// cpu_pl
module  cpu_pl (
  input clk,
  input rst,
  output [7:0] imem_addr,
  input [31:0] imem_data,
  output [7:0] mem_req_addr,
  output mem_req_rw,
  output mem_req_valid,
  output [127:0] mem_data_write,
  input [127:0] mem_data_read,
  input mem_ready,
  output [7:0] io_addr,
  output [31:0] io_dout,
  output io_we,
  input [31:0] io_din
);
wire [31:0] pc, pcd, ir, pcin, pce, a, b, imm, ctrl, y, bm, ctrlm, yw, mdr, ctrlw;
wire [4:0] rd, rdm, rdw;
wire wait_stop; 
wire [31:0]hit_nouse0,nouse1,nouse2,nouse3,nouse4,nouse5,nouse6;
wire [31:0]ir0,pc4;
wire [31:0]pcsrc; 
reg [1:0]pcsel;
wire stop,rst_IF_ID;
wire[31:0]pc4d;
wire [31:0]brpc_update,prepc_update,pcout,pcin0,pc_error0,pc_error1,pc_jalr;
wire is_br_jal;
wire really,hit;
BHT BHT_jump(clk,rst,pc,brpc_update,prepc_update,is_br_jal,really,pcout,hit);
assign brpc_update = pce;
assign prepc_update = pcsrc;
assign is_br_jal = ctrl[8]|ctrl[9]|ctrl[11];
mux2 pcmux(pc4,pcout,hit,pcin0);
mux4 pcmux1(pcin0,pc_error0,pc_error1,pc_jalr,pcsel,pcin);
PCregister PC(pcin,clk,rst,stop|wait_stop,pc);
add pcadd(pc,32'b0100,pc4);
assign imem_addr = pc[9:2];
assign ir0 = imem_data;
SegmentRegister IF_ID({hit,31'b0,pc,pc4,32'b0,32'b0,ir0,32'b0},clk,rst_IF_ID,stop|wait_stop,rst,hit_nouse0,pcd,pc4d,nouse1,nouse2,ir,nouse3);
wire RegWrite,rst_ID_EX,rst_ID_EX0,rst_ID_EX1;
wire [31:0]wd,rd1,rd2,immd,ctrld,pc4e,ire;
wire [31:0]rs2_or_imm,alunum1,alunum2,aluresult,irm,irw,rs1_or_pc;
wire [31:0]rf_nouse;
register registerfile(clk,RegWrite,rdw,5'b0,ir[19:15],ir[24:20],wd,rf_nouse,rd1,rd2);
Imm Immnumber(ir,immd);
control Control(hit_nouse0[31],ir,ctrld);
SegmentRegister ID_EX(wait_stop ? {ctrl,pce,pc4e,alunum1,alunum2,ire,imm} : {ctrld,pcd,pc4d,rd1,rd2,ir,immd},
    clk,rst_ID_EX,1'b0,rst,ctrl,pce,pc4e,a,b,ire,imm);
assign rd=ire[11:7];
Hazard_Detection_Unit Hazard_Detection(ir[19:15],ir[24:20],ire[11:7],ctrl[13],stop,rst_ID_EX0);
wire [1:0]afwd,bfwd;
wire zero,less;
wire [31:0]pc4m;
wire jalr;
mux2 rd2_imm(alunum2,imm,ctrl[4],rs2_or_imm);
add addar(pce,imm,pcsrc);
mux3 fwda(a,y,wd,afwd,alunum1);
mux3 fwdb(b,y,wd,bfwd,alunum2);
mux2 rs1_pc(alunum1,pce,ctrl[5],rs1_or_pc);
  ...
Size: about 9700 cells after synthesis, roughly 2600 flip-flops, ~380 I/O pins, about 120000 sq um of cells after synthesis.
make LEC_CHECK=0 CAP_MARGIN=20 CORE_MARGIN=2 CORE_UTILIZATION=56 SLEW_MARGIN=20 finish   # period 5.18 ns
run.sh (not shown) runs the stock make flow with config.mk's settings and CLKGATE_MAP_FILE=.
The first run finished with negative setup slack left.
Edit:
- CORE_UTILIZATION: 56 -> 71
- CTS_CLUSTER_DIAMETER: default -> 98
- CTS_CLUSTER_SIZE: default -> 34
- SETUP_SLACK_MARGIN: default -> 2.23
- clock period: 5.18 -> 7.97 ns (I/O delays scaled with it)
=> The changed run never finished: it broke off in global routing (5_1_grt) with ODB-0269; die area came out lower by 21%; synthesized area stays the same; synthesized cell count does not change.
Edit:
- CORE_UTILIZATION: 71 -> 40
- CTS_CLUSTER_DIAMETER: 98 -> default
- CTS_CLUSTER_SIZE: 34 -> default
- GPL_TIMING_DRIVEN: default -> 0
- HOLD_SLACK_MARGIN: default -> 0.24
- SETUP_SLACK_MARGIN: 2.23 -> default
- TNS_END_PERCENT: default -> 5
- clock period: 7.97 -> 9.5 ns (I/O delays scaled with it)
Outcome:
- Now the flow completed, yet does not pass: negative setup slack
- die area came out higher by well over a third
- area after synthesis is unchanged
- synthesized cell count is unchanged
Edit:
- CORE_UTILIZATION: 40 -> 72
- CTS_CLUSTER_DIAMETER: default -> 254
- CTS_CLUSTER_SIZE: default -> 34
- GPL_TIMING_DRIVEN: 0 -> default
- HOLD_SLACK_MARGIN: 0.24 -> default
- TNS_END_PERCENT: 5 -> default
- clock period: 9.5 -> 6.66 ns (I/O delays scaled with it)
After rerunning: The new run died in global routing (5_1_grt); synthesized cell count does not change; die size came out lower by well over a third; area after synthesis is unchanged.

---

cpu_pl again, from the RTL that the note above started with.
==> flow/config.mk <==
export PLATFORM = sky130hd
export DESIGN_NAME = cpu_pl
export DESIGN_NICKNAME = cpu_pl
export VERILOG_FILES = /design/flow/design.v
export SDC_FILE = /design/flow/constraint.sdc
export NUM_CORES = 4
export LEC_CHECK = 0
export CAP_MARGIN = 20
export CORE_MARGIN = 2
export CORE_UTILIZATION = 66
export CTS_CLUSTER_SIZE = 55
export HOLD_SLACK_MARGIN = 0.28
export SETUP_SLACK_MARGIN = 1.34
export SLEW_MARGIN = 0
==> flow/constraint.sdc <==
create_clock -name core_clock -period 5.13 [get_ports {clk}]
set_input_delay 1.0260 -clock core_clock [delete_from_list [all_inputs] [get_ports {clk}]]
set_output_delay 1.0260 -clock core_clock [all_outputs]
set_load 0.01 [all_outputs]
The first run ran to the end with violations: setup timing.
Edit:
Settings changed: CORE_UTILIZATION 66 to 72, CTS_CLUSTER_DIAMETER set to 363, CTS_CLUSTER_SIZE 55 to 99, HOLD_SLACK_MARGIN 0.28 to unset, PLACE_DENSITY_LB_ADDON set to 0.02, SETUP_SLACK_MARGIN 1.34 to unset, SLEW_MARGIN 0 to 20, TNS_END_PERCENT set to 5.
Clock period 5.13 ns to 5.18 ns, I/O delays scaled along.
This time the run failed in global routing (5_1_grt) (GRT-0116).
Area after synthesis stays the same.
Die size decreases by 8.3%.
Synthesized cell count is unchanged.
Edit:
Settings changed: CORE_UTILIZATION 72 to 40, CTS_CLUSTER_DIAMETER 363 to unset, CTS_CLUSTER_SIZE 99 to unset, PLACE_DENSITY_LB_ADDON 0.02 to unset, TNS_END_PERCENT 5 to unset.
Clock period 5.18 ns to 9.1 ns, I/O delays scaled along.
The changed run finished clean.
Synthesized cell count does not change.
Die area grows by well over a third.
Area after synthesis is unchanged.
Edit:
Settings changed: CORE_UTILIZATION 40 to 57.
Clock period 9.1 ns to 5.13 ns, I/O delays scaled along.
=>
- Now the flow finished but fails on setup timing
- setup slack degrades by 2.7 ns
- total power climbs by about 90%
- global-route usage climbs by 14 points
- via count climbs by 5.2%
- sequential share of layout area drops by 1.3 points
- count of clock-buffer cells in the layout drops by 2
- synthesized cell count does not change
Power figures rest on the tool's default switching activity, not on a simulated workload.
